== job 5142 ==
==> flow/design.v (excerpt) <==
module systolic_top (
    input  logic         i_clk,
    input  logic         i_nrst,
    input  logic         i_reg_clear,
    input  logic         i_pe_en,
    input  logic         i_psum_out_en,
    input  logic [1:0]   i_mode,
    input  logic [63:0]  i_ifmap,    
    input  logic [7:0]   i_weight,
    output logic [127:0] o_ofmap     
);
Settings: LEC_CHECK=0, ABC_AREA=1, CAP_MARGIN=10, CELL_PAD_IN_SITES_DETAIL_PLACEMENT=0, CELL_PAD_IN_SITES_GLOBAL_PLACEMENT=0, CORE_MARGIN=2, CORE_UTILIZATION=72, CTS_CLUSTER_SIZE=72, GPL_TIMING_DRIVEN=1, HOLD_SLACK_MARGIN=0.27, MAX_ROUTING_LAYER=met4, PLACE_DENSITY_LB_ADDON=0.01, SETUP_SLACK_MARGIN=1.73, SLEW_MARGIN=20; clock period 5.95 ns.
run.sh (not shown) runs the stock make flow with config.mk's settings and CLKGATE_MAP_FILE=.
Job 5142 failed in clock tree synthesis (4_1_cts) with DPL-0038.
Inputs modified between job 5142 and job 3155:
- ABC_AREA removed (was 1)
- SETUP_SLACK_MARGIN removed (was 1.73)
- CAP_MARGIN changed from 10 to 20
- CELL_PAD_IN_SITES_GLOBAL_PLACEMENT removed (was 0)
- GPL_TIMING_DRIVEN removed (was 1)
- PLACE_DENSITY_LB_ADDON removed (was 0.01)
- CELL_PAD_IN_SITES_DETAIL_PLACEMENT removed (was 0)
- CORE_UTILIZATION changed from 72 to 66
- CTS_CLUSTER_SIZE changed from 72 to 40
- HOLD_SLACK_MARGIN removed (was 0.27)
- the clock period (ns, I/O delays scaled along) changed from 5.95 to 7.79
Results
Run status, job 3155: aborted in global routing (5_1_grt), error GRT-0232. [job 3155] height of the die rose about 1.6% relative to job 5142. Relative to job 5142, the placed instance area of job 3155 is lower by 8400 sq um. Job 3155 vs job 5142 — area of the chip climbed by a few percent. Synthesized cell count: job 3155 vs job 5142 down 1,921. As of job 3155, cell count after placement had fallen by more than 10% compared to job 5142. Diff job 5142 -> job 3155: share of synthesized area spent on multiplexers shows an increase of 2.6 points, sequential share of the synthesized area shows an increase of 0.74 points.
Inputs modified between job 3155 and job 3733:
- MAX_ROUTING_LAYER: met4 -> unset
- TNS_END_PERCENT: unset -> 10
- CTS_CLUSTER_SIZE: 40 -> unset
- CORE_UTILIZATION: 66 -> 72
- CTS_CLUSTER_DIAMETER: unset -> 66
- the clock period (ns, I/O delays scaled along): 7.79 -> 7.83
[summary]
Going from job 3155 to job 3733, number of cells in the design after placement has decreased, routability congestion estimate has decreased, core area has decreased, post-place instance area has decreased, pre-placement core utilization has increased.
Job 3733 -> job 3155: sequential share of the synthesized area delta 0, exact match
Compared with job 3155, in job 3733 die area shows a reduction of about 8%, number of post-CTS setup repair buffers moved down, row count went down by 3.8%.
Compared with job 3155, job 3733 shows die span in x lower by 4.2%.
global routing (5_1_grt): job 3733 exited with error
From job 3155 to job 3733, proportion of synthesized area in mux cells did not move at all.
Input changes introduced in job 6056 (baseline for comparison: job 3733):
- a change of CORE_UTILIZATION from 72 to 40
- a deleted CTS_CLUSTER_DIAMETER that had been 66
- a deleted TNS_END_PERCENT that had been 10
- a change of the clock period (ns, I/O delays scaled along) from 7.83 to 10.0
Findings:
Total die size deteriorates in job 6056 relative to job 3733.
The higher area of the core region came out of job 6056.
The horizontal extent of the die in job 3733 is 0.75 times that in job 6056.
Job 6056 has completed all stages; timing, DRC and antenna checks passed.
Setup changes, job 6056 to job 5721
- CELL_PAD_IN_SITES_DETAIL_PLACEMENT now 0, previously not set
- CAP_MARGIN now 35, was 20
- TNS_END_PERCENT now 65, previously not set
- ABC_AREA now 1, previously not set
- CORE_UTILIZATION now 21, was 40
- CTS_CLUSTER_DIAMETER now 77, previously not set
- MAX_ROUTING_LAYER now met4, previously not set
Findings:
- Synthesized area per cell of job 5721 falls short of that of job 6056 by more than 10%.
- | total number of vias | job 5721 vs job 6056 | 9,992 higher |
- Final RePlAce weighted congestion of job 6056 is on par with job 5721.
- Run comparison: job 6056 start point of the critical path i_mode[0]; job 5721 start point of the critical path i_mode[1]
